v8:
Design dlf_core, start of the top module:
module dlf_core (
   input             clk,
   input             rstn,
   input             dlf_en,
   input  [4:0]      tdc_dout,
   input  [17:0]     dlf_a2,
   input  [17:0]     dlf_a3,
   input  [17:0]     dlf_b1,
   input  [17:0]     dlf_b2,
   input  [14:0]     dlf_sdm_nc_in,
   output [15:0]     dlf_out,
   output            dlf_valid
   );
Settings: LEC_CHECK=0, CAP_MARGIN=35, CORE_ASPECT_RATIO=1.0, CORE_MARGIN=2, CORE_UTILIZATION=16, CTS_CLUSTER_SIZE=49, HOLD_SLACK_MARGIN=0.22, MIN_ROUTING_LAYER=met2, PLACE_DENSITY_LB_ADDON=0.29, SETUP_SLACK_MARGIN=0.53, SLEW_MARGIN=15, TNS_END_PERCENT=80; clock period 38.0 ns.
run.sh (not shown) runs the stock make flow with config.mk's settings and CLKGATE_MAP_FILE=.
v8 closes out successfully: all stages finished, all timing, DRC and antenna checks passed.
diff inputs: v8 => v55
# v8
export LEC_CHECK = 0
export CAP_MARGIN = 35
export CORE_ASPECT_RATIO = 1.0
export CORE_MARGIN = 2
export CORE_UTILIZATION = 16
export CTS_CLUSTER_SIZE = 49
export HOLD_SLACK_MARGIN = 0.22
export MIN_ROUTING_LAYER = met2
export PLACE_DENSITY_LB_ADDON = 0.29
export SETUP_SLACK_MARGIN = 0.53
export SLEW_MARGIN = 15
export TNS_END_PERCENT = 80
create_clock -name core_clock -period 38.0 [get_ports {clk}]
# v55
export LEC_CHECK = 0
export CAP_MARGIN = 40
export CORE_MARGIN = 2
export CORE_UTILIZATION = 72
export MAX_ROUTING_LAYER = met4
export SLEW_MARGIN = 5
create_clock -name core_clock -period 15.8 [get_ports {clk}]
Results
- Looking at total wirelength of the detailed-routed design, v55 sits below v8.
- Between v8 and v55, the cell area is lower for v8.
- Via count of the first global-routing pass was lower in v55 than in v8.
- In the tables for v8 and v55, number of antenna repair diodes reads lower with v55.
- Looking at synthesis-to-layout area growth, v55 sits above v8.
- Between v8 and v55, the slew of the pin with the lowest slew margin is higher for v55.
- Delta (v55 minus v8): flip-flop and latch share of the layout cell area saw a decrease.
- Of v8 and v55, only v55 fails to finish with a clean layout.
--- input diff v55..v1 ---
# v55
export LEC_CHECK = 0
export CAP_MARGIN = 40
export CORE_MARGIN = 2
export CORE_UTILIZATION = 72
export MAX_ROUTING_LAYER = met4
export SLEW_MARGIN = 5
create_clock -name core_clock -period 15.8 [get_ports {clk}]
# v1
export LEC_CHECK = 0
export CAP_MARGIN = 20
export CORE_MARGIN = 2
export CORE_UTILIZATION = 52
export SLEW_MARGIN = 20
create_clock -name core_clock -period 12.7 [get_ports {clk}]
==> comparison <==
What the final checks of v1 revealed, after a flow that finished every stage, was a layout that fails on negative setup slack.
Comparing global-route usage for v55 and v1, the bigger number came from v55.
Summary of v1 over v55: die outline area moved up; overall routed net length moved down.
Half-perimeter wire length after placement: v55 vs v1 — no meaningful difference
Compared with v55, v1 instantiates a larger number of cells.
v1 ended up with a higher number of clock buffers in the layout than v55 did.
Going from v55 to v1, worst-margin pin slew shrinks by 0.037 ns.
Setup TNS after final layout (higher): v55
As far as total of hold buffers inserted after clock tree synthesis goes, v55 and v1 are indistinguishable; the numbers are identical.
[inputs] v30 vs v1
# v1
export LEC_CHECK = 0
export CAP_MARGIN = 20
export CORE_MARGIN = 2
export CORE_UTILIZATION = 52
export SLEW_MARGIN = 20
create_clock -name core_clock -period 12.7 [get_ports {clk}]
# v30
export LEC_CHECK = 0
export CAP_MARGIN = 20
export CORE_MARGIN = 2
export CORE_UTILIZATION = 72
export MAX_ROUTING_LAYER = met4
export SLEW_MARGIN = 20
create_clock -name core_clock -period 16.3 [get_ports {clk}]
## What came out
From the logs: v30 reached the end of the flow and failed the layout checks with negative setup slack. v30 vs. v1: number of global-route vias before repair higher, clock-buffer cell count lower, flip-flop and latch share of the layout cell area roughly the same, die outline area lower.
diff inputs: v30 => v58
# v30
export LEC_CHECK = 0
export CAP_MARGIN = 20
export CORE_MARGIN = 2
export CORE_UTILIZATION = 72
export MAX_ROUTING_LAYER = met4
export SLEW_MARGIN = 20
create_clock -name core_clock -period 16.3 [get_ports {clk}]
# v58
export LEC_CHECK = 0
export CAP_MARGIN = 20
export CORE_MARGIN = 2
export CORE_UTILIZATION = 52
export SLEW_MARGIN = 20
create_clock -name core_clock -period 21.5 [get_ports {clk}]
==> results <==
v58 finished end to end and its layout was clean on timing, DRC and antenna.
In the tables for v30 and v58, total length of routed met2 wires reads lower with v58.
The initial antenna violation count reported for v58 is greater than that of v30 by 1.
Row count (v58 vs. v30) increases by more than 10%
Going from v30 to v58, the standard cell area after detailed placement was found to have gone down by about 4%.
Input changes introduced in v5 (baseline for comparison: v58):
# v58
export LEC_CHECK = 0
export CAP_MARGIN = 20
export CORE_MARGIN = 2
export CORE_UTILIZATION = 52
export SLEW_MARGIN = 20
create_clock -name core_clock -period 21.5 [get_ports {clk}]
# v5
export LEC_CHECK = 0
export CAP_MARGIN = 20
export CORE_MARGIN = 2
export CORE_UTILIZATION = 71
export HOLD_SLACK_MARGIN = -0.05
export SLEW_MARGIN = 20
create_clock -name core_clock -period 13.7 [get_ports {clk}]
Findings:
v5 had finished all stages when the layout checks came back failing, citing negative setup slack.
Delta (v5 minus v58): delay of the slowest cell on the worst path neither gained nor lost much; clock latency reported for the late side of the worst-skew pair lost 0.04 ns; first-pass GRT wire length picked up an extra 4.5%; number of antenna violations at the first check in global routing picked up an extra 5.
Clock skew (higher): v58
Changes observed in v5 relative to v58: wire length per cell went up; worst reg2reg path depth rose 5.
Taking v58 over v5, the critical path depth ratio works out to 0.935.
The run with more setup slack is v58; v5 has less.

---

## v50
Starting RTL as in the previous note.
Settings: LEC_CHECK=0, ABC_AREA=0, CAP_MARGIN=20, CELL_PAD_IN_SITES_GLOBAL_PLACEMENT=2, CORE_ASPECT_RATIO=1.46, CORE_MARGIN=2, CORE_UTILIZATION=44, CTS_CLUSTER_DIAMETER=143, GPL_ROUTABILITY_DRIVEN=0, MAX_ROUTING_LAYER=met4, MIN_ROUTING_LAYER=met2, PLACE_DENSITY_LB_ADDON=0.09, SETUP_SLACK_MARGIN=3.87, SLEW_MARGIN=20; clock period 15.5 ns.
Final checks on v50, whose flow otherwise completed, came back failing, citing design-rule violations, negative setup slack.
Changes in v29 relative to v50:
==> flow/config.mk <==
export PLATFORM = sky130hd
export DESIGN_NAME = dlf_core
export DESIGN_NICKNAME = dlf_core
export VERILOG_FILES = /design/flow/design.v
export SDC_FILE = /design/flow/constraint.sdc
export NUM_CORES = 4
export LEC_CHECK = 0
export CAP_MARGIN = 20
export CORE_MARGIN = 2
export CORE_UTILIZATION = 11
export SLEW_MARGIN = 20
==> flow/constraint.sdc <==
create_clock -name core_clock -period 37.5 [get_ports {clk}]
set_input_delay 7.5000 -clock core_clock [delete_from_list [all_inputs] [get_ports {clk}]]
set_output_delay 7.5000 -clock core_clock [all_outputs]
set_load 0.01 [all_outputs]
Notes after the runs:
v29 finished every step from synthesis to the final layout, and the layout passed the timing, DRC and antenna checks.
Summary of v29 over v50: clock buffer and inverter area fraction after layout rose by 0.31 points; fraction of area in registers stayed essentially flat.
v50 -> v29: wire length of the first global-routing pass decreased by a few percent
Re cell depth of the worst flop-to-flop path: v50 and v29 aren't equal, and the lower value belongs to v29.
Count of TritonRoute iterations in the first routing pass was higher in the run labelled v50.
Going from v50 to v29, cell depth of the worst setup path shrinks by 6.6%.
> inputs changed (v29 -> v46)
diff --git a/flow/config.mk b/flow/config.mk
--- a/flow/config.mk
+++ b/flow/config.mk
@@ -9,3 +9,3 @@
 export CORE_MARGIN = 2
-export CORE_UTILIZATION = 11
+export CORE_UTILIZATION = 57
 export SLEW_MARGIN = 20
==> flow/constraint.sdc <==
create_clock -name core_clock -period 24.1 [get_ports {clk}]
set_input_delay 4.8200 -clock core_clock [delete_from_list [all_inputs] [get_ports {clk}]]
set_output_delay 4.8200 -clock core_clock [all_outputs]
set_load 0.01 [all_outputs]
Results
Compared with v29, in v46 reg-to-reg setup timing slack now sits lower, worst clock skew now sits lower, fraction of the cycle the final worst path needs now sits higher, starting utilization of the core area now sits higher.
Via count of v46 falls short of that of v29 slightly.
Relative to v29, hold slack has increased by 19 ps in v46.
